== build 62 ==
==> flow/design.v (excerpt) <==
module cmplx_mult(
input logic clk,
input logic [10-1:0] switches,
output logic [8-1:0] LED,
output logic [6:0] HEX0,
output logic [6:0] HEX1,
output logic [6:0] HEX2,
output logic [6:0] HEX3,
output logic [6:0] HEX4,
output logic [6:0] HEX5,
output logic [6:0] HEX6,
output logic [6:0] HEX7);
Size in the first run: roughly 2300 cells after synthesis, about 110 flip-flops, roughly 75 I/O pins.
clock: 13.6 ns
lec_check: 0
abc_area: 1
cap_margin: 20
core_margin: 2
core_utilization: 70
cts_cluster_diameter: 94
cts_cluster_size: 41
slew_margin: 20
run.sh (not shown) runs the stock make flow with config.mk's settings and CLKGATE_MAP_FILE=.
From the logs: build 62 reached the end of the flow and failed the layout checks with setup timing.
Modified inputs, build 47 compared to build 62
Settings: CORE_UTILIZATION changed from 70 to 72; CTS_CLUSTER_SIZE changed from 41 to 43; CTS_CLUSTER_DIAMETER changed from 94 to 227; PLACE_DENSITY newly set to 0.6; the clock period (ns, I/O delays scaled along) changed from 13.6 to 12.8.
Findings:
- [build 47] flow finished | final checks: failed | reasons: setup timing
- Build 62 was smaller in final cell area than build 47.
- Going from build 62 to build 47, the number of filler cells placed in the layout was found to have gone down by 238.
- The total length of routed wires of build 47 was inferior to that of build 62.
- What build 47 reported for routed length on met2 has to be multiplied by 0.930 to get the figure for build 62.
- Going from build 62 to build 47, logic gate fraction of the total cell area fell by 1.3 points; logic depth of the worst path, buffers included moved down; global-route wire length before repair saw an increase; area figure in the yosys stat output now sits at about the same level.
[inputs] build 30 vs build 47
Settings: removing CTS_CLUSTER_SIZE (formerly 43); changing CORE_UTILIZATION from 72 to 58; removing CTS_CLUSTER_DIAMETER (formerly 227); removing ABC_AREA (formerly 1); changing the clock period (ns, I/O delays scaled along) from 12.8 to 11.1.
--- outcome ---
- Of build 47 and build 30, the higher per-instance average area after synthesis belongs to build 30.
- Lower critical path depth was reported by build 30, not build 47.
- Number of library cell types mapped by synthesis up 33 in build 30 wrt build 47
- Against build 47, build 30 comes in 0.02 ns higher on delay contributed by the slowest stage of the critical path.
- Nothing crashed in build 30 and all stages finished; the problem is that the final layout failed, the offending checks being setup timing.
- Build 30 vs. build 47: number of antenna violations at the first check in global routing went down.
- Summary — overall routed net length, build 30 relative to build 47: lower, by about 32%.
- Build 30 vs. build 47: post-synthesis share of cell area spent on full adders, half adders and majority gates went up by 2.1 points.
- [build 30 vs build 47] required time at the endpoint of the critical path: lower in build 30
The inputs of build 18 differ from those of build 30 as listed below.
Settings: CORE_UTILIZATION changed from 58 to 72; ABC_AREA newly set to 1; PLACE_DENSITY changed from 0.6 to 0.41; the clock period (ns, I/O delays scaled along) changed from 11.1 to 28.5.
## What came out
- Build 18: PASS, flow complete, no timing, DRC or antenna violations
- Against build 30, build 18 reports a share of the final layout cell area in multi-input gates that is higher.
- NOTE routed length on met2 build 30->build 18 decreased by more than 10%
- Synthesis-to-finish area growth ended up 30 points lower on build 18 than on build 30.
- NOTE final design area excluding fillers build 30->build 18 decreased by more than 10%


cmplx_mult again, from the RTL that the note above started with.
Design cmplx_mult, start of the top module:
module cmplx_mult(
input logic clk,
input logic [10-1:0] switches,
output logic [8-1:0] LED,
output logic [6:0] HEX0,
output logic [6:0] HEX1,
output logic [6:0] HEX2,
output logic [6:0] HEX3,
output logic [6:0] HEX4,
output logic [6:0] HEX5,
output logic [6:0] HEX6,
output logic [6:0] HEX7);
logic [8-1:0] re_a, im_a, re_q, im_q;
logic [8-1:0] re_res, im_res;
logic [10-1:0] SW;
always_comb
	SW[$high(SW)-2:$low(SW)] = switches[$high(switches)-2:$low(switches)];
debounce #(.COUNT(1000)) db0
(
	.clk(clk),
	.signal_in(switches[$high(switches)]),
	.signal_out(SW[$high(SW)])
);
debounce #(.COUNT(1000)) db1
(
	.clk(clk),
	.signal_in(switches[$high(switches)-1]),
	.signal_out(SW[$high(SW)-1])
);
sm sm0 (.*);
logic signed [(2*8 -1)-1:0] re_x, im_x, re_y, im_y;
logic signed [2*(2*8 -1)-1:0] re_z, im_z;
localparam INPUT_SHIFT = (2*8 -1) - 8;
localparam OUTPUT_LOW = 2*INPUT_SHIFT -1;
localparam OUTPUT_HIGH = OUTPUT_LOW + 8 -1;
always_comb
begin
	re_x = $signed(re_a);
	im_x = $signed(im_a);
	re_y = $signed(re_q) << INPUT_SHIFT;
	im_y = $signed(im_q) << INPUT_SHIFT;
	re_res = re_z[OUTPUT_HIGH : OUTPUT_LOW];
	im_res = im_z[OUTPUT_HIGH : OUTPUT_LOW];
end
mult mult0
(.*);
logic [3:0][6:0] sw_hex;
always_comb
begin
	HEX0 = ~ sw_hex[0];  
	HEX1 = ~ sw_hex[1];  
	HEX2 = ~ sw_hex[2];  
	HEX3 = ~ sw_hex[3];  
end
bin_to_bcd sw_disp
(
	.in(SW[7:0]),
	.disp(sw_hex)
);
logic [3:0][6:0] led_hex;
always_comb
begin
  ...
==> flow/config.mk <==
export PLATFORM = sky130hd
export DESIGN_NAME = cmplx_mult
export DESIGN_NICKNAME = cmplx_mult
export VERILOG_FILES = /design/flow/design.v
export SDC_FILE = /design/flow/constraint.sdc
export NUM_CORES = 4
export LEC_CHECK = 0
export CAP_MARGIN = 20
export CORE_MARGIN = 2
export CORE_UTILIZATION = 38
export CTS_CLUSTER_SIZE = 41
export GPL_TIMING_DRIVEN = 1
export MAX_ROUTING_LAYER = met4
export PLACE_DENSITY = 0.64
export SETUP_SLACK_MARGIN = 4.69
export SLEW_MARGIN = 20
==> flow/constraint.sdc <==
create_clock -name core_clock -period 15.7 [get_ports {clk}]
set_input_delay 3.1400 -clock core_clock [delete_from_list [all_inputs] [get_ports {clk}]]
set_output_delay 3.1400 -clock core_clock [all_outputs]
set_load 0.01 [all_outputs]
Then changed:
CORE_UTILIZATION = 56   (was 38)
CTS_CLUSTER_SIZE = default   (was 41)
GPL_TIMING_DRIVEN = default   (was 1)
MAX_ROUTING_LAYER = default   (was met4)
PLACE_DENSITY = default   (was 0.64)
SETUP_SLACK_MARGIN = default   (was 4.69)
clock period = 10.5 ns   (was 15.7 ns; I/O delays follow)
Effect: The changed run finished with negative setup slack left; synthesized area does not change; worst hold slack degrades by 0.0041 ns; utilization rises by 31 points; routed wire length rose by a few percent; final cell count increases by a few percent; design area grows by a little under a tenth.
Then changed:
PLACE_DENSITY = 0.6   (was default)
clock period = 28.5 ns   (was 10.5 ns; I/O delays follow)
Outcome: This time the run finished clean; die area is unchanged; global-route usage went down by 5.4 points; count of clock-buffer cells in the layout stays the same.
Then changed:
ABC_AREA = 1   (was default)
CORE_UTILIZATION = 72   (was 56)
CTS_CLUSTER_DIAMETER = 94   (was default)
CTS_CLUSTER_SIZE = 42   (was default)
PLACE_DENSITY = default   (was 0.6)
clock period = 13.3 ns   (was 28.5 ns; I/O delays follow)
This time the run aborted during global routing with GRT-0232.
Die area drops by 18%.
Area after synthesis goes up by 5.2%.
Synthesized cell count went up by 30%.
